==> design/flow/design.v <==
module tpumac
 #(parameter BITS_AB=8,
   parameter BITS_C=16)
  (
   input clk, rst_n, WrEn, en,
   input signed [BITS_AB-1:0] Ain,
   input signed [BITS_AB-1:0] Bin,
   input signed [BITS_C-1:0] Cin,
   output reg signed [BITS_AB-1:0] Aout,
   output reg signed [BITS_AB-1:0] Bout,
   output reg signed [BITS_C-1:0] Cout
  );
  reg signed [BITS_C-1:0] Mult;
  reg [BITS_C-1:0] Adder, CMux;
  assign Mult = Ain * Bin;
  assign Adder = Mult + Cout;
  assign CMux = WrEn ? Cin : Adder;
  always@(posedge clk, negedge rst_n) begin
	if (!rst_n) begin
		Aout <= '0;
		Bout <= '0;
		Cout <= '0;
	end
	else if (en) begin
		Aout <= Ain;
		Bout <= Bin;
		Cout <= CMux;
	end
  end
endmodule
==> design/flow/run.sh <==
#!/bin/bash
# the make line also repeats each setting of config.mk as NAME=value (left out here)
make -C /OpenROAD-flow-scripts/flow DESIGN_CONFIG=/design/flow/config.mk WORK_HOME=/design/flow/orfs CLKGATE_MAP_FILE= finish
==> design/flow/config.mk <==
export PLATFORM = sky130hd
export DESIGN_NAME = tpumac
export DESIGN_NICKNAME = tpumac
export VERILOG_FILES = /design/flow/design.v
export SDC_FILE = /design/flow/constraint.sdc
export NUM_CORES = 4
export LEC_CHECK = 0
export CAP_MARGIN = 20
export CELL_PAD_IN_SITES_GLOBAL_PLACEMENT = 1
export CORE_MARGIN = 3
export CORE_UTILIZATION = 15
export CTS_CLUSTER_DIAMETER = 276
export GPL_ROUTABILITY_DRIVEN = 0
export MAX_ROUTING_LAYER = met4
export PLACE_DENSITY = 0.6
export SETUP_SLACK_MARGIN = 1.27
export SLEW_MARGIN = 30
==> design/flow/constraint.sdc <==
create_clock -name core_clock -period 5.49 [get_ports {clk}]
set_input_delay 1.0980 -clock core_clock [delete_from_list [all_inputs] [get_ports {clk}]]
set_output_delay 1.0980 -clock core_clock [all_outputs]
set_load 0.01 [all_outputs]
==> GITHUB_STEP_SUMMARY, run 1 <==
## PnR job results

| Metric | Value |
|---|---|
| Net Count, Synth | `550` |
| Crit path max fanout | `4` |
| Worst setup SP type | `primary input` |
| Status | `no timing/DRC/antenna violations` |
| Yosys Chip Area | `0.004183 mm²` |
| Mapped Area | `0.004183 mm²` |
| Pre-Place Util | `15.39%` |
| Basic Gates by Area | `11.31%` |
| Post-Synthesis Cells | `406` |
| Commonest flop | `dfrtp_1` |
| Total global routing overflow | `0` |
| Rel. slew slack | `43.75%` |
| Final setup vio count | `0` |
| IO Pins | `68` |
| Unique masters post-synth | `33` |
| Vias in the first global route | `3423` |
| Fmax | `199.4 MHz` |
| Hold depth | `1` |
| Place WS | `-0.4126 ns` |
| Drt pass-1 iters | `4` |
| Cell depth of the worst setup path | `16` |
| All-Layer GR Usage | `8.247%` |
| Warnings from Yosys | `4` |
| # Cells Yosys | `406` |
| Final wirelength | `11480 µm` |
| CTS root buffer | `clkbuf_16` |
| Top cells, area | `fa_1 (34%), dfrtp_1 (19%), ha_1 (11%), inv_1 (6.6%), and2_1 (4.8%)` |
| Vias | `3190` |
| Buffers added on ports | `67` |
| Post-route ant nets | `0` |
| Dominant cell area share | `33.98%` |
| Worst Path Required | `5.63 ns` |
| CP max stage delay | `0.50 ns` |
| Hold WS | `0.5011 ns` |
| Post-synth seq share | `19.14%` |
| Drt initial violations | `88` |
| RR Startpoint | `Cout[4]` |
| DRC errors left | `0` |
| Final hold vios | `0` |
| Asr flop ratio synth | `100.0%` |
| Die x size | `173.0 µm` |
| OpenROAD warning count | `30` |
| Max cap viols | `0` |
| Top logic family | `adder cells` |
| WS Path Type | `in2reg` |
| Max Transition Viols Final | `0` |
| DP Wirelength | `9708 µm` |
| Worst path bufs/invs | `4` |
| Worst hold path type | `reg2reg` |
| Critical Path Sink Type | `flip-flop` |
| Clock transition at path regs | `0.06 ns` |
| Clock latency (worst-skew pair) | `0.29 ns` |
| Crit. Startpoint | `Bin[0]` |
| Setup ws final | `0.4752 ns` |
| End-of-flow core utilization | `23.13%` |
| Ant diodes | `0` |
| Pin count of the biggest net entering global routing | `33` |
| Site Rows | `60` |
| Chip Footprint | `0.02993 mm²` |
| Synth mux share | `6.222%` |
| Hold Startpoint | `Bout[7]` |
| DR vias/cell | `3.509` |
| CTS tree | `built` |
| RSZ-0062 raised after global routing | `true` |
| Synth top cells by count | `inv_1 (74), fa_1 (71), ha_1 (37)` |
| Yosys top cell by instances | `inv_1` |
| Cycle use final | `91.34%` |
| DR WL/cell | `12.63 µm` |
| TritonCTS buffer count | `5` |
| Global-route wire length before repair | `18990 µm` |
| Fin Setup TNS | `0 ns` |
| CP max-delay cell | `fa_1` |
| Area growth from synthesis to layout | `50.25%` |
| Worst R2R End | `Cout[12]` |
| Htree depth | `2` |
| Initial antenna violation count | `0` |
| Crit path time final | `5.015 ns` |
| Min-Delay Endpoint | `Bout[7]` |
| Worst-Margin Slew | `0.8437 ns` |
| CTS Hold Bufs | `0` |
| Worst reg2reg setup slack | `1.12 ns` |
| Adder Area Share | `45.05%` |
| CP most frequent cell | `fa_1` |
| Clk sink count | `32` |
| Mean post-synth cell area | `10.30 µm²` |
| Die Y | `173.0 µm` |
| XORs/XNORs by Area | `3.978%` |
| Cell type with the largest total area after synthesis | `fa_1` |
| Clock skew | `0.002415 ns` |
| Worst setup path end | `Cout[13]` |
| Core region area | `0.02718 mm²` |
| Ao+oa area frac | `6.581%` |
| Critical path's top delay family | `adder cells` |
| EDFF count, synth | `0` |
| Worst Path Arrival | `5.16 ns` |
| Max clock buf depth | `2` |
| Crit-path cells | `buf_6 -> buf_6 -> and2_4 -> inv_2 -> fa_1 -> inv_2 -> fa_1 -> fa_1 -> fa_1 -> fa_1 -> ha_1 -> or3_4 -> o211ai_1 -> a21oi_1 -> xnor2_1 -> o221ai_1` |
| Reg2Reg Depth | `19` |
| NumNets Final | `680` |
| Flops after synth | `32` |
==> repair_timing <==
action / in CTS / in global routing
gates cloned: 0 / 0
endpoints found under the setup margin: 12 / 11
pin swaps: 35 / 52
gates resized: 89 / 67
setup buffers: 6 / 8
==> routing by layer <==
metal,wire (µm),part of all wire (%),track usage (%)
met1,5411,47,10.94
met2,5480,48,13.13
met3,516,4.5,1.998
met4,72,0.63,1.115
met5,0,0,-
==> layout make-up <==
cell class              count  area [µm²]
clock buffers               5       125.1
fillers                  2996       20890
multi-input cells         288        3386
repair buffers            134        1207
well taps                 372       465.4
flip-flops and latches     32       800.8
clock inverters             3       18.77
inverters                  75       281.5
==> stage by stage <==
stage,instance area (µm²),std cells
3_5_place_dp,5722,887
6_report,6285,909
2_1_floorplan,4293,406
3_3_place_gp,5722,887
5_1_grt,6285,909
4_1_cts,6013,901
==> inputs of run 2 (changes only) <==
- ABC_AREA: default -> 1
- CAP_MARGIN: 20 -> 40
- CELL_PAD_IN_SITES_GLOBAL_PLACEMENT: 1 -> 3
- CORE_ASPECT_RATIO: default -> 0.55
- CORE_MARGIN: 3 -> 5
- CORE_UTILIZATION: 15 -> 29
- CTS_CLUSTER_DIAMETER: 276 -> default
- CTS_CLUSTER_SIZE: default -> 55
- GPL_ROUTABILITY_DRIVEN: 0 -> 1
- MIN_ROUTING_LAYER: default -> met1
- PLACE_DENSITY: 0.6 -> 0.77
- SETUP_SLACK_MARGIN: 1.27 -> default
- TNS_END_PERCENT: default -> 65
- clock period: 5.49 -> 5.92 ns (I/O delays scaled with it)
==> run 2 against run 1 <==
Register-to-register slack better by 0.39 ns. Utilization is 16 points higher. Global-route usage is 7.4 points higher. Worst setup slack worse by 0.24 ns. Largest cell class unchanged.
==> GITHUB_STEP_SUMMARY, run 2 <==
## PnR job results

| Metric | Value |
|---|---|
| Status | `no timing/DRC/antenna violations (unchanged)` |
| TritonCTS buffer count | `5 (unchanged)` |
| Global-route wire length before repair | `21140 µm (was 18990 µm)` |
| Pre-Place Util | `29.83% (was 15.39%)` |
| Vias | `3730 (was 3190)` |
| Htree depth | `2 (unchanged)` |
| Die Y | `102.1 µm (was 173.0 µm)` |
| CP max stage delay | `0.59 ns (was 0.50 ns)` |
| Worst hold path type | `reg2reg (unchanged)` |
| Adder Area Share | `42.15% (was 45.05%)` |
| Commonest flop | `dfrtp_1 (unchanged)` |
| Ao+oa area frac | `5.570% (was 6.581%)` |
| Worst path bufs/invs | `4 (unchanged)` |
| Worst Path Required | `6.10 ns (was 5.63 ns)` |
| Worst R2R End | `Cout[10] (was Cout[12])` |
| Flops after synth | `32 (unchanged)` |
| Chip Footprint | `0.01811 mm² (was 0.02993 mm²)` |
| Hold Startpoint | `Aout[1] (was Bout[7])` |
| # Cells Yosys | `565 (was 406)` |
| Unique masters post-synth | `32 (was 33)` |
| Critical path's top delay family | `adder cells (unchanged)` |
| Die x size | `177.4 µm (was 173.0 µm)` |
| Placer Congestion | `0.7833` |
| Post-synth seq share | `17.91% (was 19.14%)` |
| Area growth from synthesis to layout | `29.92% (was 50.25%)` |
| CTS root buffer | `clkbuf_16 (unchanged)` |
| Final wirelength | `13110 µm (was 11480 µm)` |
| DR WL/cell | `15.01 µm (was 12.63 µm)` |
| OpenROAD warning count | `27 (was 30)` |
| Rel. slew slack | `48.64% (was 43.75%)` |
| Reg2Reg Depth | `19 (unchanged)` |
| Max Transition Viols Final | `0 (unchanged)` |
| Crit path max fanout | `5 (was 4)` |
| Clk sink count | `32 (unchanged)` |
| DRC errors left | `0 (unchanged)` |
| Worst-Margin Slew | `0.7695 ns (was 0.8437 ns)` |
| Final hold vios | `0 (unchanged)` |
| Clock skew | `0.004697 ns (was 0.002415 ns)` |
| Buffers added on ports | `67 (unchanged)` |
| Worst Path Arrival | `5.86 ns (was 5.16 ns)` |
| All-Layer GR Usage | `15.65% (was 8.247%)` |
| Basic Gates by Area | `20.24% (was 11.31%)` |
| Mapped Area | `0.004471 mm² (was 0.004183 mm²)` |
| Fmax | `176.0 MHz` |
| Drt initial violations | `186 (was 88)` |
| Crit. Startpoint | `Bin[0] (unchanged)` |
| Place WS | `-0.1031 ns (was -0.4126 ns)` |
| Cell depth of the worst setup path | `19 (was 16)` |
| DP Wirelength | `10890 µm (was 9708 µm)` |
| Fill count | `1571 (was 2996)` |
| NumNets Final | `806 (was 680)` |
| Critical Path Sink Type | `flip-flop (unchanged)` |
| Yosys Chip Area | `0.004471 mm² (was 0.004183 mm²)` |
| Max cap viols | `0 (unchanged)` |
| Dpl cells | `865 (was 887)` |
| Synth top cells by count | `nand2_1 (164), inv_1 (119), fa_1 (71) (was inv_1 (74), fa_1 (71), ha_1 (37))` |
| IO Pins | `68 (unchanged)` |
| Finished Layout Cells | `873 (was 909)` |
| CP max-delay cell | `fa_1 (unchanged)` |
| DR vias/cell | `4.273 (was 3.509)` |
| Net Count, Synth | `709 (was 550)` |
| Cell type with the largest total area after synthesis | `fa_1 (unchanged)` |
| Synth mux share | `0% (was 6.222%)` |
| Site Rows | `33 (was 60)` |
| Ant diodes | `0 (unchanged)` |
| Initial antenna violation count | `0 (unchanged)` |
| Warnings from Yosys | `4 (unchanged)` |
| Crit path time final | `5.680 ns` |
| Crit-path cells | `clkdlybuf4s50_1 -> nand2_1 -> buf_4 -> fa_1 -> inv_1 -> fa_1 -> fa_1 -> fa_1 -> fa_1 -> ha_1 -> a21oi_2 -> nand2_1 -> nand2_1 -> inv_1 -> o21ai_1 -> a21o_1 -> nand3_1 -> nand2_1 -> nand2_1 (was buf_6 -> buf_6 -> and2_4 -> inv_2 -> fa_1 -> inv_2 -> fa_1 -> fa_1 -> fa_1 -> fa_1 -> ha_1 -> or3_4 -> o211ai_1 -> a21oi_1 -> xnor2_1 -> o221ai_1)` |
| Clock latency (worst-skew pair) | `0.29 ns (about the same)` |
| CTS tree | `built (unchanged)` |
| Worst setup SP type | `primary input (unchanged)` |
| Cycle use final | `95.95% (was 91.34%)` |
| Pin count of the biggest net entering global routing | `34 (was 33)` |
| RSZ-0062 raised after global routing | `false (was true)` |
| Top cells, area | `fa_1 (32%), dfrtp_1 (18%), nand2_1 (14%), ha_1 (10%), inv_1 (10%) (was fa_1 (34%), dfrtp_1 (19%), ha_1 (11%), inv_1 (6.6%), and2_1 (4.8%))` |
| Min-Delay Endpoint | `Aout[1] (was Bout[7])` |
| Hold depth | `2 (was 1)` |
| Yosys top cell by instances | `nand2_1 (was inv_1)` |
| Post-Synthesis Cells | `565 (was 406)` |
| Dominant cell area share | `31.79% (was 33.98%)` |
| Core region area | `0.01499 mm² (was 0.02718 mm²)` |
| Post-route ant nets | `0 (unchanged)` |
| RR Startpoint | `Cout[6] (was Cout[4])` |
| Top logic family | `adder cells (unchanged)` |
| XORs/XNORs by Area | `1.371% (was 3.978%)` |
| WS Path Type | `in2reg (unchanged)` |
| Post-CTS Setup Bufs | `0 (was 6)` |
| EDFF count, synth | `0 (unchanged)` |
| Setup ws final | `0.2397 ns (was 0.4752 ns)` |
| Max clock buf depth | `2 (unchanged)` |
| Vias in the first global route | `3914 (was 3423)` |
| Mean post-synth cell area | `7.912 µm² (was 10.30 µm²)` |
| Worst reg2reg setup slack | `1.51 ns (was 1.12 ns)` |
| Drt pass-1 iters | `5 (was 4)` |
| Total global routing overflow | `0 (unchanged)` |
| Final setup vio count | `0 (unchanged)` |
| Worst setup path end | `Cout[10] (was Cout[13])` |
| Asr flop ratio synth | `100.0% (unchanged)` |
| Clock transition at path regs | `0.07 ns (was 0.06 ns)` |
run 2: cell type report:
class	count	area (µm²)	area share [%]
inverter	124	465.4	8.014
sequential	32	800.8	13.79
clock inverter	1	7.507	0.1293
clock buffer	7	142.6	2.456
tap	210	262.8	4.524
multi-input combinational	385	3103	53.43
timing repair buffer	114	1026	17.66
run 2: timing repair:
| item | in CTS | in global routing |
|---|---|---|
| setup endpoints to repair | 0 | 1 |
| endpoints found under the hold margin | 0 | 0 |
| resized | 0 | 2 |
| hold buffers | 0 | 0 |
run 2: metrics by stage:
stage          utilization [%]  instance area, µm²  setup TNS (ns)  hold slack (ns)
6_report                 38.75                5808               0           0.4694
2_1_floorplan                -                4471               0           0.5057
5_1_grt                  38.75                5808               0           0.4904
3_5_place_dp             37.71                5652         -0.1660           0.4583
4_1_cts                  38.71                5802               0           0.4739
3_3_place_gp             37.71                5652        -0.06172           0.4523
run 2: routing by layer:
metal / global-route usage, % / up-vias / part of all wire, %
li1: - / 1869 / -
met1: 23.66 / 1783 / 55
met2: 21.72 / 68 / 39
met3: 3.031 / 10 / 4.4
met4: 2.910 / 0 / 1.1
met5: - / - / 0
==> inputs of run 3 (changes only) <==
- CAP_MARGIN: 40 -> 5
- CELL_PAD_IN_SITES_GLOBAL_PLACEMENT: 3 -> default
- CORE_ASPECT_RATIO: 0.55 -> default
- CORE_MARGIN: 5 -> 2
- CORE_UTILIZATION: 29 -> 66
- CTS_CLUSTER_DIAMETER: default -> 38
- CTS_CLUSTER_SIZE: 55 -> 69
- GPL_ROUTABILITY_DRIVEN: 1 -> default
- HOLD_SLACK_MARGIN: default -> -0.08
- MAX_ROUTING_LAYER: met4 -> default
- MIN_ROUTING_LAYER: met1 -> default
- PLACE_DENSITY: 0.77 -> default
- SLEW_MARGIN: 30 -> 20
- TNS_END_PERCENT: 65 -> default
- clock period: 5.92 -> 5.04 ns (I/O delays scaled with it)
==> run 3 against run 2 <==
Now fails the layout checks on setup timing. Synthesized area stayed put. Non-clock buffer count grew 17. Design area up 1.8%. Utilization up 53 points. Sequential share of layout area is 0.24 points lower. Critical path type unchanged.
==> GITHUB_STEP_SUMMARY, run 3 <==
## PnR job results

| Metric | Value |
|---|---|
| Status | `failed layout checks (was no timing/DRC/antenna violations)` |
| Failed Checks | `setup timing` |
| EDFF count, synth | `0 (unchanged)` |
| Dominant cell area share | `31.79% (unchanged)` |
| Chip Footprint | `0.007448 mm² (was 0.01811 mm²)` |
| Worst-Margin Slew | `1.060 ns (was 0.7695 ns)` |
| Cell depth of the worst setup path | `20 (was 19)` |
| DR vias/cell | `6.376 (was 4.273)` |
| Fill count | `259 (was 1571)` |
| Total global routing overflow | `0 (unchanged)` |
| Hold depth | `2 (unchanged)` |
| Fin area | `0.005912 mm² (was 0.005808 mm²)` |
| Post-Place Cell Area | `0.005570 mm² (was 0.005652 mm²)` |
| Unique masters post-synth | `32 (unchanged)` |
| Core region area | `0.006459 mm² (was 0.01499 mm²)` |
| Warnings from Yosys | `4 (unchanged)` |
| Worst Path Required | `5.26 ns (was 6.10 ns)` |
| OpenROAD warning count | `29 (was 27)` |
| CTS root buffer | `clkbuf_8 (was clkbuf_16)` |
| DRC errors left | `0 (unchanged)` |
| Worst R2R End | `Cout[9] (was Cout[10])` |
| Pin count of the biggest net entering global routing | `34 (unchanged)` |
| Worst path bufs/invs | `5 (was 4)` |
| Max cap viols | `0 (unchanged)` |
| End-of-flow core utilization | `91.53% (was 38.75%)` |
| Mapped Area | `0.004471 mm² (unchanged)` |
| WS Path Type | `in2reg (unchanged)` |
| Post-Synthesis Cells | `565 (unchanged)` |
| Commonest flop | `dfrtp_1 (unchanged)` |
| Flops after synth | `32 (unchanged)` |
| Cell type with the largest total area after synthesis | `fa_1 (unchanged)` |
| Drt initial violations | `762 (was 186)` |
| Crit path max fanout | `3 (was 5)` |
| Final hold vios | `0 (unchanged)` |
| Hold Startpoint | `Aout[1] (unchanged)` |
| CP max stage delay | `0.64 ns (was 0.59 ns)` |
| CP most frequent cell | `nand2_1` |
| Drt pass-1 iters | `8 (was 5)` |
| Crit. Startpoint | `Bin[7] (was Bin[0])` |
| Worst Path Arrival | `5.34 ns (was 5.86 ns)` |
| Top logic family | `adder cells (unchanged)` |
| Vias | `4820 (was 3730)` |
| Max clock buf depth | `2 (unchanged)` |
| Pre-Place Util | `69.22% (was 29.83%)` |
| XORs/XNORs by Area | `1.371% (unchanged)` |
| Place WS | `-0.6891 ns (was -0.1031 ns)` |
| Area growth from synthesis to layout | `32.24% (was 29.92%)` |
| Initial antenna violation count | `0 (unchanged)` |
| Adder Area Share | `42.15% (unchanged)` |
| Worst hold path type | `reg2reg (unchanged)` |
| Site Rows | `29 (was 33)` |
| Post-synth seq share | `17.91% (unchanged)` |
| Placer Congestion | `0.9490 (was 0.7833)` |
| Reg2Reg Depth | `19 (unchanged)` |
| CTS tree | `built (unchanged)` |
| Critical Path Sink Type | `flip-flop (unchanged)` |
| Final wirelength | `17140 µm (was 13110 µm)` |
| Clock skew | `0.006214 ns (was 0.004697 ns)` |
| CTS Hold Bufs | `0 (unchanged)` |
| Clk sink count | `32 (unchanged)` |
| Fmax | `195.2 MHz` |
| # Cells Yosys | `565 (unchanged)` |
| Rel. slew slack | `29.29% (was 48.64%)` |
| Max Transition Viols Final | `0 (unchanged)` |
| Asr flop ratio synth | `100.0% (unchanged)` |
| Cycle use final | `101.6% (was 95.95%)` |
| DP Wirelength | `9122 µm (was 10890 µm)` |
| Global-route wire length before repair | `22830 µm (was 21140 µm)` |
| Synth mux share | `0% (unchanged)` |
| RR Startpoint | `Cout[6] (unchanged)` |
| Ao+oa area frac | `5.570% (unchanged)` |
| Yosys Chip Area | `0.004471 mm² (unchanged)` |
| Critical path's top delay family | `adder cells (unchanged)` |
| CP max-delay cell | `fa_2 (was fa_1)` |
| TritonCTS buffer count | `5 (unchanged)` |
| Crit-path cells | `clkbuf_2 -> clkinv_2 -> buf_4 -> buf_4 -> nor2_1 -> fa_1 -> fa_1 -> fa_2 -> fa_1 -> ha_1 -> ha_4 -> buf_4 -> nand2_1 -> o21ai_0 -> nand2_1 -> nand3_1 -> nand2_1 -> nand2_1 -> nor2_1 -> o2bb2ai_1 (was clkdlybuf4s50_1 -> nand2_1 -> buf_4 -> fa_1 -> inv_1 -> fa_1 -> fa_1 -> fa_1 -> fa_1 -> ha_1 -> a21oi_2 -> nand2_1 -> nand2_1 -> inv_1 -> o21ai_1 -> a21o_1 -> nand3_1 -> nand2_1 -> nand2_1)` |
| Buffers added on ports | `67 (unchanged)` |
| Min-Delay Endpoint | `Aout[1] (unchanged)` |
| Basic Gates by Area | `20.24% (unchanged)` |
| All-Layer GR Usage | `39.87% (was 15.65%)` |
| Ant diodes | `0 (unchanged)` |
| Worst setup SP type | `primary input (unchanged)` |
| NumNets Final | `823 (was 806)` |
| Yosys top cell by instances | `nand2_1 (unchanged)` |
| Clock transition at path regs | `0.08 ns (was 0.07 ns)` |
| Mean post-synth cell area | `7.912 µm² (unchanged)` |
| Top cells, area | `fa_1 (32%), dfrtp_1 (18%), nand2_1 (14%), ha_1 (10%), inv_1 (10%) (unchanged)` |
| Worst reg2reg setup slack | `0.52 ns (was 1.51 ns)` |
| Htree depth | `2 (unchanged)` |
| Final setup vio count | `6 (was 0)` |
| Setup ws final | `-0.08198 ns (was 0.2397 ns)` |
| Die x size | `86.30 µm (was 177.4 µm)` |
| Net Count, Synth | `709 (unchanged)` |
| Clock latency (worst-skew pair) | `0.30 ns (was 0.29 ns)` |
| IO Pins | `68 (unchanged)` |
| Synth top cells by count | `nand2_1 (164), inv_1 (119), fa_1 (71) (unchanged)` |
| Crit path time final | `5.122 ns` |
| Post-route ant nets | `0 (unchanged)` |
| Vias in the first global route | `4754 (was 3914)` |
| Worst setup path end | `Cout[14] (was Cout[10])` |
| Die Y | `86.30 µm (was 102.1 µm)` |
| DR WL/cell | `22.68 µm (was 15.01 µm)` |
## run 3: layout make-up
| class | count | area [µm²] | area share (%) |
|---|---|---|---|
| Clock buffer | 6 | 72.57 | 1.228 |
| Clock inverter | 1 | 5.005 | 0.08466 |
| Inverter | 124 | 478.0 | 8.085 |
| Multi-Input combinational cell | 385 | 3342 | 56.53 |
| Sequential cell | 32 | 800.8 | 13.54 |
| Tap cell | 77 | 96.34 | 1.630 |
| Timing Repair Buffer | 131 | 1117 | 18.90 |
## run 3: per-stage QoR
step                TNS, ns  instances  hold slack [ns]
detailed placement   -5.325        741           0.4582
CTS                       0        753           0.4728
global route        -0.7962        756           0.4992
finish              -0.2475        756           0.4759
global placement     -4.400        741           0.4524
floorplan                 0        565           0.5057
## run 3: repair_timing
item	CTS	global route
setup endpoints to repair	9	9
pin swaps	21	37
buffers inserted	5	3
resized	39	73
## run 3: layer usage
metal / share of wire (%) / global-route usage (%) / vias to the layer above / wire, µm
li1: - / - / 1900 / -
met1: 31 / 46.88 / 2197 / 5247
met2: 47 / 70.47 / 525 / 7995
met3: 13 / 6.095 / 198 / 2157
met4: 10 / 21.16 / 0 / 1743
met5: 0 / 0 / - / 0
==> inputs of run 4 (changes only) <==
- ABC_AREA: 1 -> default
- CAP_MARGIN: 5 -> 20
- CORE_UTILIZATION: 66 -> 70
- CTS_CLUSTER_DIAMETER: 38 -> 43
- CTS_CLUSTER_SIZE: 69 -> 31
- HOLD_SLACK_MARGIN: -0.08 -> default
- PLACE_DENSITY: default -> 0.37
- SETUP_SLACK_MARGIN: default -> -0.23
- clock period: 5.04 -> 3.16 ns (I/O delays scaled with it)
==> run 4 against run 3 <==
The run now fails in clock tree synthesis (4_1_cts). Die size shrank 11%. Synthesized cell count decreased by 28%. Synthesized area is 6.4% lower.
==> GITHUB_STEP_SUMMARY, run 4 <==
### Flow metrics

| Metric | Value |
|---|---|
| Top logic family | `adder cells (unchanged)` |
| Asr flop ratio synth | `100.0% (unchanged)` |
| Dominant cell area share | `33.98% (was 31.79%)` |
| Pre-Place Util | `71.49% (was 69.22%)` |
| DP Wirelength | `9687 µm (was 9122 µm)` |
| Failed at | `clock tree synthesis (4_1_cts)` |
| Flops after synth | `32 (unchanged)` |
| Cell type with the largest total area after synthesis | `fa_1 (unchanged)` |
| Synth mux share | `6.222% (was 0%)` |
| Place WS | `-2.413 ns (was -0.6891 ns)` |
| Net Count, Synth | `550 (was 709)` |
| Core region area | `0.005851 mm² (was 0.006459 mm²)` |
| XORs/XNORs by Area | `3.978% (was 1.371%)` |
| Post-synth seq share | `19.14% (was 17.91%)` |
| Mapped Area | `0.004183 mm² (was 0.004471 mm²)` |
| Ao+oa area frac | `6.581% (was 5.570%)` |
| IO Pins | `68 (unchanged)` |
| Warnings from Yosys | `4 (unchanged)` |
| Mean post-synth cell area | `10.30 µm² (was 7.912 µm²)` |
| Post-Synthesis Cells | `406 (was 565)` |
| Die Y | `81.30 µm (was 86.30 µm)` |
| EDFF count, synth | `0 (unchanged)` |
| Adder Area Share | `45.05% (was 42.15%)` |
| Status | `stopped before the end (was failed layout checks)` |
| Commonest flop | `dfrtp_1 (unchanged)` |
| Top cells, area | `fa_1 (34%), dfrtp_1 (19%), ha_1 (11%), inv_1 (6.6%), and2_1 (4.8%) (was fa_1 (32%), dfrtp_1 (18%), nand2_1 (14%), ha_1 (10%), inv_1 (10%))` |
| Site Rows | `28 (was 29)` |
| Yosys top cell by instances | `inv_1 (was nand2_1)` |
| Yosys Chip Area | `0.004183 mm² (was 0.004471 mm²)` |
| Unique masters post-synth | `33 (was 32)` |
| First Err | `[ERROR DPL-0033] detailed placement checks failed during check placement.` |
| Die x size | `81.30 µm (was 86.30 µm)` |
| Buffers added on ports | `67 (unchanged)` |
| Basic Gates by Area | `11.31% (was 20.24%)` |
| Synth top cells by count | `inv_1 (74), fa_1 (71), ha_1 (37) (was nand2_1 (164), inv_1 (119), fa_1 (71))` |
| # Cells Yosys | `406 (was 565)` |
| Placer Congestion | `0.8745 (was 0.9490)` |
| Chip Footprint | `0.006610 mm² (was 0.007448 mm²)` |
[run 4: through the flow]
step,std cells,hold slack (ns),TNS (ns),cell area [µm²]
after floorplan,406,0.3364,-13.76,4293
after global placement,599,0.4889,-22.79,5435
after detailed placement,599,0.4953,-25.82,5435
==> inputs of run 5 (changes only) <==
- ABC_AREA: default -> 1
- CAP_MARGIN: 20 -> 5
- CORE_UTILIZATION: 70 -> 58
- CTS_CLUSTER_DIAMETER: 43 -> 398
- CTS_CLUSTER_SIZE: 31 -> 73
- HOLD_SLACK_MARGIN: default -> 0.29
- PLACE_DENSITY: 0.37 -> default
- PLACE_DENSITY_LB_ADDON: default -> 0.01
- SETUP_SLACK_MARGIN: -0.23 -> 0.59
- TNS_END_PERCENT: default -> 10
- clock period: 3.16 -> 2.91 ns (I/O delays scaled with it)
==> run 5 against run 4 <==
The layout now fails its checks (setup timing). Synthesized cell count up 39%. Die size up 27%. Synthesized area up 6.9%.
==> GITHUB_STEP_SUMMARY, run 5 <==
## PnR job results

| Metric | Value |
|---|---|
| Adder Area Share | `42.15% (was 45.05%)` |
| Clk sink count | `32` |
| TritonCTS buffer count | `5` |
| Area growth from synthesis to layout | `36.66%` |
| Cell depth of the worst setup path | `22` |
| Reg2Reg Depth | `19` |
| Top logic family | `adder cells (unchanged)` |
| Drt pass-1 iters | `4` |
| Crit-path cells | `clkdlybuf4s15_1 -> buf_4 -> nand2_1 -> inv_1 -> fa_1 -> inv_1 -> fa_1 -> inv_1 -> fa_1 -> inv_1 -> fa_1 -> inv_1 -> ha_4 -> ha_4 -> inv_4 -> o21ai_0 -> a31oi_1 -> nand3_1 -> nand2_1 -> nand2_1 -> nor2_1 -> o2bb2ai_1` |
| Clock latency (worst-skew pair) | `0.29 ns` |
| RR Startpoint | `Cout[6]` |
| OpenROAD warning count | `30` |
| Basic Gates by Area | `20.24% (was 11.31%)` |
| Net Count, Synth | `709 (was 550)` |
| Synth mux share | `0% (was 6.222%)` |
| Chip Footprint | `0.008426 mm² (was 0.006610 mm²)` |
| Rel. slew slack | `52.59%` |
| Critical path's top delay family | `adder cells` |
| Worst R2R End | `Cout[15]` |
| Failed Checks | `setup timing` |
| DP Wirelength | `8997 µm (was 9687 µm)` |
| Top cells, area | `fa_1 (32%), dfrtp_1 (18%), nand2_1 (14%), ha_1 (10%), inv_1 (10%) (was fa_1 (34%), dfrtp_1 (19%), ha_1 (11%), inv_1 (6.6%), and2_1 (4.8%))` |
| Crit path max fanout | `7` |
| Hold Startpoint | `Aout[1]` |
| Crit. Startpoint | `Bin[5]` |
| RSZ-0062 raised after global routing | `true` |
| Post-Synthesis Cells | `565 (was 406)` |
| Clock skew | `0.006506 ns` |
| Place WS | `-2.344 ns (was -2.413 ns)` |
| Flops after synth | `32 (unchanged)` |
| Status | `failed layout checks (was stopped before the end)` |
| XORs/XNORs by Area | `1.371% (was 3.978%)` |
| Yosys top cell by instances | `nand2_1 (was inv_1)` |
| Worst path bufs/invs | `8` |
| Drt initial violations | `154` |
| Synth top cells by count | `nand2_1 (164), inv_1 (119), fa_1 (71) (was inv_1 (74), fa_1 (71), ha_1 (37))` |
| Post-route ant nets | `0` |
| Cell type with the largest total area after synthesis | `fa_1 (unchanged)` |
| Yosys Chip Area | `0.004471 mm² (was 0.004183 mm²)` |
| Total global routing overflow | `0` |
| # Cells Yosys | `565 (was 406)` |
| Fill count | `543` |
| Max Transition Viols Final | `0` |
| Worst reg2reg setup slack | `-1.36 ns` |
| DR WL/cell | `14.59 µm` |
| Pre-Place Util | `58.77% (was 71.49%)` |
| Worst Path Arrival | `4.60 ns` |
| Ao+oa area frac | `5.570% (was 6.581%)` |
| Vias in the first global route | `4202` |
| Worst setup SP type | `primary input` |
| IO Pins | `68 (unchanged)` |
| Dominant cell area share | `31.79% (was 33.98%)` |
| CTS root buffer | `clkbuf_8` |
| Htree depth | `2` |
| Worst-Margin Slew | `0.7103 ns` |
| CP max stage delay | `0.50 ns` |
| Hold depth | `2` |
| Max clock buf depth | `2` |
| Buffers added on ports | `67 (unchanged)` |
| Cycle use final | `152.2%` |
| Ant diodes | `0` |
| Critical Path Sink Type | `flip-flop` |
| Final hold vios | `0` |
| Clock transition at path regs | `0.07 ns` |
| Initial antenna violation count | `0` |
| Core region area | `0.007607 mm² (was 0.005851 mm²)` |
| Worst hold path type | `reg2reg` |
| Commonest flop | `dfrtp_1 (unchanged)` |
| Die Y | `91.80 µm (was 81.30 µm)` |
| Final setup vio count | `13` |
| CTS tree | `built` |
| Post-synth seq share | `17.91% (was 19.14%)` |
| Max cap viols | `0` |
| Site Rows | `32 (was 28)` |
| EDFF count, synth | `0 (unchanged)` |
| Crit path time final | `4.430 ns` |
| Worst Path Required | `3.09 ns` |
| Vias | `3963` |
| Unique masters post-synth | `32 (was 33)` |
| Setup ws final | `-1.520 ns` |
| Mean post-synth cell area | `7.912 µm² (was 10.30 µm²)` |
| DR vias/cell | `5.036` |
| CP max-delay cell | `fa_1` |
| Min-Delay Endpoint | `Aout[1]` |
| CP most frequent cell | `inv_1` |
| Fmax | `225.8 MHz` |
| All-Layer GR Usage | `28.74%` |
| Warnings from Yosys | `4 (unchanged)` |
| Mapped Area | `0.004471 mm² (was 0.004183 mm²)` |
| Die x size | `91.80 µm (was 81.30 µm)` |
| Final wirelength | `11480 µm` |
| Asr flop ratio synth | `100.0% (unchanged)` |
| Global-route wire length before repair | `19150 µm` |
| Placer Congestion | `0.8933 (was 0.8745)` |
| Pin count of the biggest net entering global routing | `33` |
| NumNets Final | `829` |
| WS Path Type | `in2reg` |
| Worst setup path end | `Cout[14]` |
| DRC errors left | `0` |
| End-of-flow core utilization | `80.31%` |
-- run 5: layout make-up --
cell class | instances | area, µm² | area share [%]
Multi-Input combinational cell | 385 | 3423 | 56.03
Timing Repair Buffer | 137 | 1201 | 19.66
Sequential cell | 32 | 800.8 | 13.11
Inverter | 124 | 479.2 | 7.844
Tap cell | 102 | 127.6 | 2.089
Clock buffer | 6 | 72.57 | 1.188
Clock inverter | 1 | 5.005 | 0.08192
-- run 5: per-stage QoR --
step           setup TNS (ns)  hold WS [ns]  std cells  area, µm²
2_1_floorplan          -16.81        0.2864        565       4574
3_3_place_gp           -25.48        0.4525        776       5748
3_5_place_dp           -26.39        0.4572        776       5748
4_1_cts                -16.38        0.4751        787       5964
5_1_grt                -17.25        0.5033        787       6110
6_report               -15.20        0.4724        787       6110
-- run 5: per-layer routing --
layer / GRT usage [%] / routed length [µm]
met2: 52.70 / 6152
met3: 3.780 / 427
met1: 34.92 / 4676
met4: 9.453 / 226
met5: 0 / 0
-- run 5: repair_timing --
action / 4_1_cts / 5_1_grt
setup buffers: 4 / 0
hold buffers: 0 / 0
resized: 80 / 36
setup endpoints to repair: 15 / 14
pin swaps: 32 / 24
==> inputs of run 6 (changes only) <==
- ABC_AREA: 1 -> default
- CAP_MARGIN: 5 -> 20
- CELL_PAD_IN_SITES_GLOBAL_PLACEMENT: default -> 1
- CORE_UTILIZATION: 58 -> 30
- CTS_CLUSTER_DIAMETER: 398 -> 246
- CTS_CLUSTER_SIZE: 73 -> 66
- GPL_ROUTABILITY_DRIVEN: default -> 0
- HOLD_SLACK_MARGIN: 0.29 -> default
- PLACE_DENSITY: default -> 0.77
- PLACE_DENSITY_LB_ADDON: 0.01 -> default
- SETUP_SLACK_MARGIN: 0.59 -> default
- TNS_END_PERCENT: 10 -> 60
- clock period: 2.91 -> 3.67 ns (I/O delays scaled with it)
==> run 6 against run 5 <==
Critical path depth decreased by 6. Critical endpoint is now Cout[13]. Largest cell class unchanged. Via count decreased by 17%. The layout still fails its checks (setup timing). Highest routed layer unchanged. Synthesized area fell by 6.4%. Worst setup slack improved by 0.54 ns. Cell count decreased by 8.3%.
==> GITHUB_STEP_SUMMARY, run 6 <==
## PnR job results

| Metric | Value |
|---|---|
| Failed Checks | `setup timing (unchanged)` |
| EDFF count, synth | `0 (unchanged)` |
| Clk sink count | `32 (unchanged)` |
| Fin Setup TNS | `-7.765 ns (was -15.20 ns)` |
| Fin area | `0.006068 mm² (was 0.006110 mm²)` |
| WS Path Type | `in2reg (unchanged)` |
| Critical Path Sink Type | `flip-flop (unchanged)` |
| Adder Area Share | `45.05% (was 42.15%)` |
| Drt pass-1 iters | `5 (was 4)` |
| Crit path time final | `4.649 ns` |
| Hold WS | `0.5046 ns (was 0.4724 ns)` |
| IO Pins | `68 (unchanged)` |
| Ant diodes | `0 (unchanged)` |
| Setup ws final | `-0.9789 ns (was -1.520 ns)` |
| Worst hold path type | `reg2reg (unchanged)` |
| Pre-Place Util | `30.37% (was 58.77%)` |
| Worst path bufs/invs | `3 (was 8)` |
| Basic Gates by Area | `11.31% (was 20.24%)` |
| Clock skew | `0.001633 ns (was 0.006506 ns)` |
| OpenROAD warning count | `30 (unchanged)` |
| Area growth from synthesis to layout | `45.08% (was 36.66%)` |
| Ao+oa area frac | `6.581% (was 5.570%)` |
| Final setup vio count | `11 (was 13)` |
| Worst setup SP type | `primary input (unchanged)` |
| Htree depth | `2 (unchanged)` |
| Min-Delay Endpoint | `Bout[6] (was Aout[1])` |
| CTS tree | `built (unchanged)` |
| Final hold vios | `0 (unchanged)` |
| Dominant cell area share | `33.98% (was 31.79%)` |
| Core region area | `0.01377 mm² (was 0.007607 mm²)` |
| Net Count, Synth | `550 (was 709)` |
| Post-Place Cell Area | `0.005572 mm² (was 0.005748 mm²)` |
| Worst setup path end | `Cout[13] (was Cout[14])` |
| Worst reg2reg setup slack | `-0.69 ns (was -1.36 ns)` |
| Die x size | `122.1 µm (was 91.80 µm)` |
| Total global routing overflow | `0 (unchanged)` |
| Met2 Track Usage GR | `26.78% (was 52.70%)` |
| DR WL/cell | `14.51 µm (was 14.59 µm)` |
| Global-route wire length before repair | `17620 µm (was 19150 µm)` |
| Unique masters post-synth | `33 (was 32)` |
| All-Layer GR Usage | `15.15% (was 28.74%)` |
| Site Rows | `43 (was 32)` |
| TritonCTS buffer count | `5 (unchanged)` |
| Met3 Resource Use GR | `2.528% (was 3.780%)` |
| Worst Path Required | `3.80 ns (was 3.09 ns)` |
| Warnings from Yosys | `4 (unchanged)` |
| Max Transition Viols Final | `0 (unchanged)` |
| Cell type with the largest total area after synthesis | `fa_1 (unchanged)` |
| Initial antenna violation count | `0 (unchanged)` |
| Post-Synthesis Cells | `406 (was 565)` |
| Crit-path cells | `buf_6 -> nand2b_4 -> fa_1 -> fa_1 -> inv_2 -> fa_1 -> fa_1 -> fa_2 -> ha_4 -> o21ai_4 -> o21bai_4 -> o211ai_1 -> buf_4 -> a21oi_2 -> xnor2_1 -> o221ai_1 (was clkdlybuf4s15_1 -> buf_4 -> nand2_1 -> inv_1 -> fa_1 -> inv_1 -> fa_1 -> inv_1 -> fa_1 -> inv_1 -> fa_1 -> inv_1 -> ha_4 -> ha_4 -> inv_4 -> o21ai_0 -> a31oi_1 -> nand3_1 -> nand2_1 -> nand2_1 -> nor2_1 -> o2bb2ai_1)` |
| # Cells Yosys | `406 (was 565)` |
| Final wirelength | `10470 µm (was 11480 µm)` |
| Worst Path Arrival | `4.78 ns (was 4.60 ns)` |
| Cell depth of the worst setup path | `16 (was 22)` |
| Buffers added on ports | `67 (unchanged)` |
| Asr flop ratio synth | `100.0% (unchanged)` |
| RSZ-0062 raised after global routing | `true (unchanged)` |
| Worst R2R End | `Cout[13] (was Cout[15])` |
| Mean post-synth cell area | `10.30 µm² (was 7.912 µm²)` |
| CP max-delay cell | `fa_1 (unchanged)` |
| Top cells, area | `fa_1 (34%), dfrtp_1 (19%), ha_1 (11%), inv_1 (6.6%), and2_1 (4.8%) (was fa_1 (32%), dfrtp_1 (18%), nand2_1 (14%), ha_1 (10%), inv_1 (10%))` |
| Hold Startpoint | `Bout[6] (was Aout[1])` |
| Worst-Margin Slew | `0.7288 ns (was 0.7103 ns)` |
| Yosys top cell by instances | `inv_1 (was nand2_1)` |
| Commonest flop | `dfrtp_1 (unchanged)` |
| Max cap viols | `0 (unchanged)` |
| Register Area | `800.8 µm² (unchanged)` |
| Hold depth | `1 (was 2)` |
| RR Startpoint | `Cout[6] (unchanged)` |
| Post-route ant nets | `0 (unchanged)` |
| Fmax | `215.1 MHz` |
| Mapped Area | `0.004183 mm² (was 0.004471 mm²)` |
| Clock transition at path regs | `0.06 ns (was 0.07 ns)` |
| Vias in the first global route | `3692 (was 4202)` |
| DP Wirelength | `8452 µm (was 8997 µm)` |
| Crit path max fanout | `5 (was 7)` |
| Crit. Startpoint | `Ain[0] (was Bin[5])` |
| Max clock buf depth | `2 (unchanged)` |
| CP most frequent cell | `fa_1 (was inv_1)` |
| DRC errors left | `0 (unchanged)` |
| CTS Hold Bufs | `0 (unchanged)` |
| CP max stage delay | `0.57 ns (was 0.50 ns)` |
| Cycle use final | `126.7% (was 152.2%)` |
| NumNets Final | `685 (was 829)` |
| Most Used Layer, Global Route | `met2 (unchanged)` |
| Fill count | `1322 (was 543)` |
| Chip Footprint | `0.01490 mm² (was 0.008426 mm²)` |
| End-of-flow core utilization | `44.06% (was 80.31%)` |
| Pin count of the biggest net entering global routing | `40 (was 33)` |
| Post-synth seq share | `19.14% (was 17.91%)` |
| DR vias/cell | `4.565 (was 5.036)` |
| CTS root buffer | `clkbuf_16 (was clkbuf_8)` |
| Status | `failed layout checks (unchanged)` |
| Drt initial violations | `131 (was 154)` |
| Synth top cells by count | `inv_1 (74), fa_1 (71), ha_1 (37) (was nand2_1 (164), inv_1 (119), fa_1 (71))` |
| Synth mux share | `6.222% (was 0%)` |
| Die Y | `122.1 µm (was 91.80 µm)` |
| Vias | `3296 (was 3963)` |
| Critical path's top delay family | `adder cells (unchanged)` |
| Yosys Chip Area | `0.004183 mm² (was 0.004471 mm²)` |
| Top logic family | `adder cells (unchanged)` |
| XORs/XNORs by Area | `3.978% (was 1.371%)` |
| Clock latency (worst-skew pair) | `0.28 ns (was 0.29 ns)` |
| Rel. slew slack | `51.41% (was 52.59%)` |
| Logic area | `0.003367 mm² (was 0.003423 mm²)` |
| Flops after synth | `32 (unchanged)` |
| GR Layer Usage met1 | `19.13% (was 34.92%)` |
| Reg2Reg Depth | `18 (was 19)` |
[run 6: through the flow]
stage               instances  worst slack (ns)
detailed placement        707            -1.860
global route              722            -1.148
finish                    722           -0.9789
floorplan                 406            -1.084
CTS                       716           -0.9517
global placement          707            -1.771
[run 6: cell type report]
cell class / instances / area share [%]
clock buffers: 5 / 2.062
flip-flops and latches: 32 / 13.20
clock inverters: 3 / 0.3093
inverters: 75 / 4.680
repair buffers: 139 / 20.56
well taps: 180 / 3.711
multi-input cells: 288 / 55.48
[run 6: per-layer routing]
layer	wire (µm)	vias up	part of all wire, %
met1	4362	1670	42
met2	5495	63	52
met4	193	0	1.8
met5	0	-	0
met3	423	17	4.0
li1	-	1546	-
[run 6: timing repair]
item | CTS | global route
pin swaps | 42 | 35
resized | 112 | 38
endpoints found under the setup margin | 13 | 11
buffers inserted | 1 | 6
==> inputs of run 7 (changes only) <==
- CELL_PAD_IN_SITES_GLOBAL_PLACEMENT: 1 -> default
- CORE_UTILIZATION: 30 -> 20
- CTS_CLUSTER_DIAMETER: 246 -> default
- CTS_CLUSTER_SIZE: 66 -> default
- GPL_ROUTABILITY_DRIVEN: 0 -> default
- PLACE_DENSITY: 0.77 -> default
- TNS_END_PERCENT: 60 -> default
- clock period: 3.67 -> 5.59 ns (I/O delays scaled with it)
==> run 7 against run 6 <==
Largest cell class unchanged. Clock skew increased by 0.0041 ns. Cell count increased by 9.6%. Synthesized area unchanged. Sequential share of layout area increased by 0.85 points. Design area decreased by 6.0%. Critical endpoint is now Cout[10]. Now clean on timing, DRC and antenna. Synthesized cell count unchanged. Count of clock-buffer cells in the layout unchanged. Via count decreased by 5.4%. Wire length decreased by 3.6%.
==> GITHUB_STEP_SUMMARY, run 7 <==
## PnR job results

| Metric | Value |
|---|---|
| Unique masters post-synth | `33 (unchanged)` |
| Net Count, Synth | `550 (unchanged)` |
| Worst-Margin Slew | `0.5701 ns (was 0.7288 ns)` |
| Worst setup path end | `Cout[10] (was Cout[13])` |
| Worst Path Arrival | `5.55 ns (was 4.78 ns)` |
| Area growth from synthesis to layout | `36.31% (was 45.08%)` |
| Max clock buf depth | `2 (unchanged)` |
| Dpl cells | `782 (was 707)` |
| Dominant cell area share | `33.98% (unchanged)` |
| Flops after synth | `32 (unchanged)` |
| Htree depth | `2 (unchanged)` |
| Post-route ant nets | `0 (unchanged)` |
| Register Area | `800.8 µm² (unchanged)` |
| Hold depth | `1 (unchanged)` |
| Total global routing overflow | `0 (unchanged)` |
| Worst hold path type | `reg2reg (unchanged)` |
| Initial antenna violation count | `0 (unchanged)` |
| Warnings from Yosys | `4 (unchanged)` |
| Crit path max fanout | `6 (was 5)` |
| CTS root buffer | `clkbuf_16 (unchanged)` |
| Global-route wire length before repair | `16520 µm (was 17620 µm)` |
| Status | `no timing/DRC/antenna violations (was failed layout checks)` |
| CP max stage delay | `0.54 ns (was 0.57 ns)` |
| Pre-Place Util | `20.54% (was 30.37%)` |
| Final wirelength | `10090 µm (was 10470 µm)` |
| Chip Footprint | `0.02209 mm² (was 0.01490 mm²)` |
| Vias in the first global route | `3150 (was 3692)` |
| Commonest flop | `dfrtp_1 (unchanged)` |
| Hold Startpoint | `Aout[1] (was Bout[6])` |
| CP max-delay cell | `fa_1 (unchanged)` |
| Die Y | `148.6 µm (was 122.1 µm)` |
| Mapped Area | `0.004183 mm² (unchanged)` |
| DP Wirelength | `8562 µm (was 8452 µm)` |
| Post-Synthesis Cells | `406 (unchanged)` |
| Buffers added on ports | `67 (unchanged)` |
| WS Path Type | `in2reg (unchanged)` |
| Ao+oa area frac | `6.581% (unchanged)` |
| RSZ-0062 raised after global routing | `false (was true)` |
| Clock latency (worst-skew pair) | `0.28 ns (about the same)` |
| IO Pins | `68 (unchanged)` |
| Hold WS | `0.5026 ns (was 0.5046 ns)` |
| DRC errors left | `0 (unchanged)` |
| TritonCTS buffer count | `5 (unchanged)` |
| Mean post-synth cell area | `10.30 µm² (unchanged)` |
| Basic Gates by Area | `11.31% (unchanged)` |
| RR Startpoint | `Cout[6] (unchanged)` |
| Max Transition Viols Final | `0 (unchanged)` |
| Reg2Reg Depth | `16 (was 18)` |
| Min-Delay Endpoint | `Aout[1] (was Bout[6])` |
| CTS tree | `built (unchanged)` |
| Clk sink count | `32 (unchanged)` |
| Crit-path cells | `clkdlybuf4s50_1 -> buf_4 -> and2_1 -> fa_2 -> fa_1 -> inv_1 -> fa_1 -> inv_1 -> fa_1 -> ha_1 -> ha_1 -> a21o_1 -> a21oi_4 -> o21bai_1 -> a21oi_2 -> nor4b_1 -> or3_1 (was buf_6 -> nand2b_4 -> fa_1 -> fa_1 -> inv_2 -> fa_1 -> fa_1 -> fa_2 -> ha_4 -> o21ai_4 -> o21bai_4 -> o211ai_1 -> buf_4 -> a21oi_2 -> xnor2_1 -> o221ai_1)` |
| Fill count | `2184 (was 1322)` |
| Worst reg2reg setup slack | `1.18 ns (was -0.69 ns)` |
| Worst setup SP type | `primary input (unchanged)` |
| Worst path bufs/invs | `4 (was 3)` |
| Rel. slew slack | `61.99% (was 51.41%)` |
| Adder Area Share | `45.05% (unchanged)` |
| NumNets Final | `664 (was 685)` |
| Placer Congestion | `0.7990` |
| XORs/XNORs by Area | `3.978% (unchanged)` |
| Die x size | `148.6 µm (was 122.1 µm)` |
| Final hold vios | `0 (unchanged)` |
| Cell depth of the worst setup path | `17 (was 16)` |
| Yosys top cell by instances | `inv_1 (unchanged)` |
| Post-synth seq share | `19.14% (unchanged)` |
| # Cells Yosys | `406 (unchanged)` |
| Worst R2R End | `Cout[10] (was Cout[13])` |
| Cell type with the largest total area after synthesis | `fa_1 (unchanged)` |
| Synth mux share | `6.222% (unchanged)` |
| EDFF count, synth | `0 (unchanged)` |
| DR vias/cell | `3.941 (was 4.565)` |
| Core region area | `0.02036 mm² (was 0.01377 mm²)` |
| OpenROAD warning count | `27 (was 30)` |
| Yosys Chip Area | `0.004183 mm² (unchanged)` |
| Synth top cells by count | `inv_1 (74), fa_1 (71), ha_1 (37) (unchanged)` |
| CP most frequent cell | `fa_1 (unchanged)` |
| Critical path's top delay family | `adder cells (unchanged)` |
| DR WL/cell | `12.76 µm (was 14.51 µm)` |
| Critical Path Sink Type | `flip-flop (unchanged)` |
| CTS Hold Bufs | `0 (unchanged)` |
| Top cells, area | `fa_1 (34%), dfrtp_1 (19%), ha_1 (11%), inv_1 (6.6%), and2_1 (4.8%) (unchanged)` |
| Fmax | `185.1 MHz` |
| Clock transition at path regs | `0.06 ns (about the same)` |
| Ant diodes | `0 (unchanged)` |
| Clock skew | `0.005750 ns (was 0.001633 ns)` |
| Asr flop ratio synth | `100.0% (unchanged)` |
| All-Layer GR Usage | `9.591% (was 15.15%)` |
| Logic area | `0.003102 mm² (was 0.003367 mm²)` |
| Final setup vio count | `0 (was 11)` |
| Crit. Startpoint | `Ain[3] (was Ain[0])` |
| Vias | `3117 (was 3296)` |
| Max cap viols | `0 (unchanged)` |
| Crit path time final | `5.402 ns` |
| Finished Layout Cells | `791 (was 722)` |
| Drt pass-1 iters | `4 (was 5)` |
| Drt initial violations | `78 (was 131)` |
| Worst Path Required | `5.74 ns (was 3.80 ns)` |
| Pin count of the biggest net entering global routing | `52 (was 40)` |
| Site Rows | `52 (was 43)` |
| Cycle use final | `96.63% (was 126.7%)` |
| Top logic family | `adder cells (unchanged)` |
==> run 7: final cells by class <==
| class | count | area share [%] |
|---|---|---|
| multi-input combinational | 288 | 54.40 |
| timing repair buffer | 118 | 18.17 |
| clock inverter | 3 | 0.3292 |
| clock buffer | 5 | 2.194 |
| inverter | 75 | 4.937 |
| tap | 270 | 5.925 |
| sequential | 32 | 14.04 |
==> run 7: metrics by stage <==
stage               worst slack, ns  utilization, %  instance area (µm²)  TNS [ns]
finish                       0.1885           28.00                 5702         0
detailed placement          -0.4216           27.11                 5522    -2.848
CTS                         0.01158           27.81                 5663         0
global route               0.006993           28.00                 5702         0
global placement            -0.4335           27.11                 5522    -2.699
floorplan                    0.1032               -                 4184         0
==> run 7: what timing repair did <==
| item | CTS | global route |
|---|---|---|
| resized | 8 | 10 |
| buffers inserted | 1 | 0 |
| endpoints found under the setup margin | 6 | 7 |
| pin swaps | 3 | 5 |
==> run 7: layer usage <==
metal	vias up	GRT usage (%)	wire length, µm	share of wire [%]
li1	1508	-	-	-
met1	1549	13.26	4846	48
met2	50	15.53	4722	47
met3	10	2.331	419	4.2
met4	0	1.524	103	1.0
met5	-	0	0	0
==> inputs of run 8 (changes only) <==
- ABC_AREA: default -> 1
- CORE_ASPECT_RATIO: default -> 1.58
- CORE_UTILIZATION: 20 -> 72
- CTS_CLUSTER_DIAMETER: default -> 396
- CTS_CLUSTER_SIZE: default -> 96
- HOLD_SLACK_MARGIN: default -> 0.26
- PLACE_DENSITY: default -> 0.35
- SETUP_SLACK_MARGIN: default -> 0.53
- TNS_END_PERCENT: default -> 10
- clock period: 5.59 -> 1.79 ns (I/O delays scaled with it)
==> run 8 against run 7 <==
The run now fails in clock tree synthesis (4_1_cts). Synthesized cell count increased by 39%. Synthesized area up 6.9%. Die size down 69%.
==> GITHUB_STEP_SUMMARY, run 8 <==
### Flow metrics

| Metric | Value |
|---|---|
| Adder Area Share | `42.15% (was 45.05%)` |
| Ao+oa area frac | `5.570% (was 6.581%)` |
| Yosys Chip Area | `0.004471 mm² (was 0.004183 mm²)` |
| Dominant cell area share | `31.79% (was 33.98%)` |
| Basic Gates by Area | `20.24% (was 11.31%)` |
| # Cells Yosys | `565 (was 406)` |
| Synth mux share | `0% (was 6.222%)` |
| Failed at | `clock tree synthesis (4_1_cts)` |
| Unique masters post-synth | `32 (was 33)` |
| Post-Place Cell Area | `0.005773 mm² (was 0.005522 mm²)` |
| Post-synth seq share | `17.91% (was 19.14%)` |
| Warnings from Yosys | `4 (unchanged)` |
| Mean post-synth cell area | `7.912 µm² (was 10.30 µm²)` |
| Site Rows | `36 (was 52)` |
| Status | `stopped before the end (was no timing/DRC/antenna violations)` |
| Post-Synthesis Cells | `565 (was 406)` |
| XORs/XNORs by Area | `1.371% (was 3.978%)` |
| Top cells, area | `fa_1 (32%), dfrtp_1 (18%), nand2_1 (14%), ha_1 (10%), inv_1 (10%) (was fa_1 (34%), dfrtp_1 (19%), ha_1 (11%), inv_1 (6.6%), and2_1 (4.8%))` |
| Pre-Place Util | `73.52% (was 20.54%)` |
| Buffers added on ports | `67 (unchanged)` |
| Asr flop ratio synth | `100.0% (unchanged)` |
| Top logic family | `adder cells (unchanged)` |
| EDFF count, synth | `0 (unchanged)` |
| Flops after synth | `32 (unchanged)` |
| Mapped Area | `0.004471 mm² (was 0.004183 mm²)` |
| Net Count, Synth | `709 (was 550)` |
| Core region area | `0.006081 mm² (was 0.02036 mm²)` |
| Place WS | `-3.561 ns (was -0.4216 ns)` |
| First Err | `[ERROR DPL-0038] Utilization greater than 100%, impossible to legalize` |
| IO Pins | `68 (unchanged)` |
| Cell type with the largest total area after synthesis | `fa_1 (unchanged)` |
| Die Y | `103.0 µm (was 148.6 µm)` |
| Chip Footprint | `0.006872 mm² (was 0.02209 mm²)` |
| Dpl cells | `756 (was 782)` |
| Commonest flop | `dfrtp_1 (unchanged)` |
| DP Wirelength | `13650 µm (was 8562 µm)` |
| Placer Congestion | `1.037 (was 0.7990)` |
| Die x size | `66.69 µm (was 148.6 µm)` |
| Synth top cells by count | `nand2_1 (164), inv_1 (119), fa_1 (71) (was inv_1 (74), fa_1 (71), ha_1 (37))` |
| Yosys top cell by instances | `nand2_1 (was inv_1)` |
[run 8: through the flow]
| step | hold slack (ns) | setup TNS (ns) |
|---|---|---|
| detailed placement | 0.4675 | -42.87 |
| global placement | 0.4533 | -38.87 |
| floorplan | 0.06241 | -29.05 |
==> inputs of run 9 (changes only) <==
- ABC_AREA: 1 -> default
- CAP_MARGIN: 20 -> 5
- CELL_PAD_IN_SITES_GLOBAL_PLACEMENT: default -> 1
- CORE_ASPECT_RATIO: 1.58 -> default
- CORE_MARGIN: 2 -> 5
- CORE_UTILIZATION: 72 -> 69
- CTS_CLUSTER_DIAMETER: 396 -> default
- CTS_CLUSTER_SIZE: 96 -> default
- GPL_ROUTABILITY_DRIVEN: default -> 0
- GPL_TIMING_DRIVEN: default -> 0
- HOLD_SLACK_MARGIN: 0.26 -> default
- MIN_ROUTING_LAYER: default -> met1
- PLACE_DENSITY: 0.35 -> default
- PLACE_DENSITY_LB_ADDON: default -> 0.21
- SETUP_SLACK_MARGIN: 0.53 -> -0.44
- TNS_END_PERCENT: 10 -> default
- clock period: 1.79 -> 4.7 ns (I/O delays scaled with it)
==> run 9 against run 8 <==
The run fails in global placement (3_3_place_gp). Die size rose by 12%. Synthesized area fell by 6.4%. Synthesized cell count fell by 28%.
==> GITHUB_STEP_SUMMARY, run 9 <==
### Flow metrics

| Metric | Value |
|---|---|
| Status | `stopped before the end (unchanged)` |
| Failed at | `global placement (3_3_place_gp) (was clock tree synthesis (4_1_cts))` |
| First Err | `[ERROR FLW-0024] Place density exceeds 1.0 (current PLACE_DENSITY_LB_ADDON =  0.21). Please check if the value of  PLACE_DENSITY_LB_ADDON is between 0 and 0.99. (was [ERROR DPL-0038] Utilization greater than 100%, impossible to legalize)` |
| Adder Area Share | `45.05% (was 42.15%)` |
| Asr flop ratio synth | `100.0% (unchanged)` |
| Unique masters post-synth | `33 (was 32)` |
| Ao+oa area frac | `6.581% (was 5.570%)` |
| Cell type with the largest total area after synthesis | `fa_1 (unchanged)` |
| Dominant cell area share | `33.98% (was 31.79%)` |
| Top logic family | `adder cells (unchanged)` |
| Net Count, Synth | `550 (was 709)` |
| Mapped Area | `0.004183 mm² (was 0.004471 mm²)` |
| Yosys top cell by instances | `inv_1 (was nand2_1)` |
| Flops after synth | `32 (unchanged)` |
| Core region area | `0.005921 mm² (was 0.006081 mm²)` |
| Post-synth seq share | `19.14% (was 17.91%)` |
| Mean post-synth cell area | `10.30 µm² (was 7.912 µm²)` |
| Die x size | `87.86 µm (was 66.69 µm)` |
| Yosys Chip Area | `0.004183 mm² (was 0.004471 mm²)` |
| Warnings from Yosys | `4 (unchanged)` |
| Synth mux share | `6.222% (was 0%)` |
| Top cells, area | `fa_1 (34%), dfrtp_1 (19%), ha_1 (11%), inv_1 (6.6%), and2_1 (4.8%) (was fa_1 (32%), dfrtp_1 (18%), nand2_1 (14%), ha_1 (10%), inv_1 (10%))` |
| Chip Footprint | `0.007719 mm² (was 0.006872 mm²)` |
| XORs/XNORs by Area | `3.978% (was 1.371%)` |
| Die Y | `87.86 µm (was 103.0 µm)` |
| Post-Synthesis Cells | `406 (was 565)` |
| Synth top cells by count | `inv_1 (74), fa_1 (71), ha_1 (37) (was nand2_1 (164), inv_1 (119), fa_1 (71))` |
| # Cells Yosys | `406 (was 565)` |
| Basic Gates by Area | `11.31% (was 20.24%)` |
| IO Pins | `68 (unchanged)` |
| Commonest flop | `dfrtp_1 (unchanged)` |
| Pre-Place Util | `70.65% (was 73.52%)` |
| EDFF count, synth | `0 (unchanged)` |
| Site Rows | `28 (was 36)` |
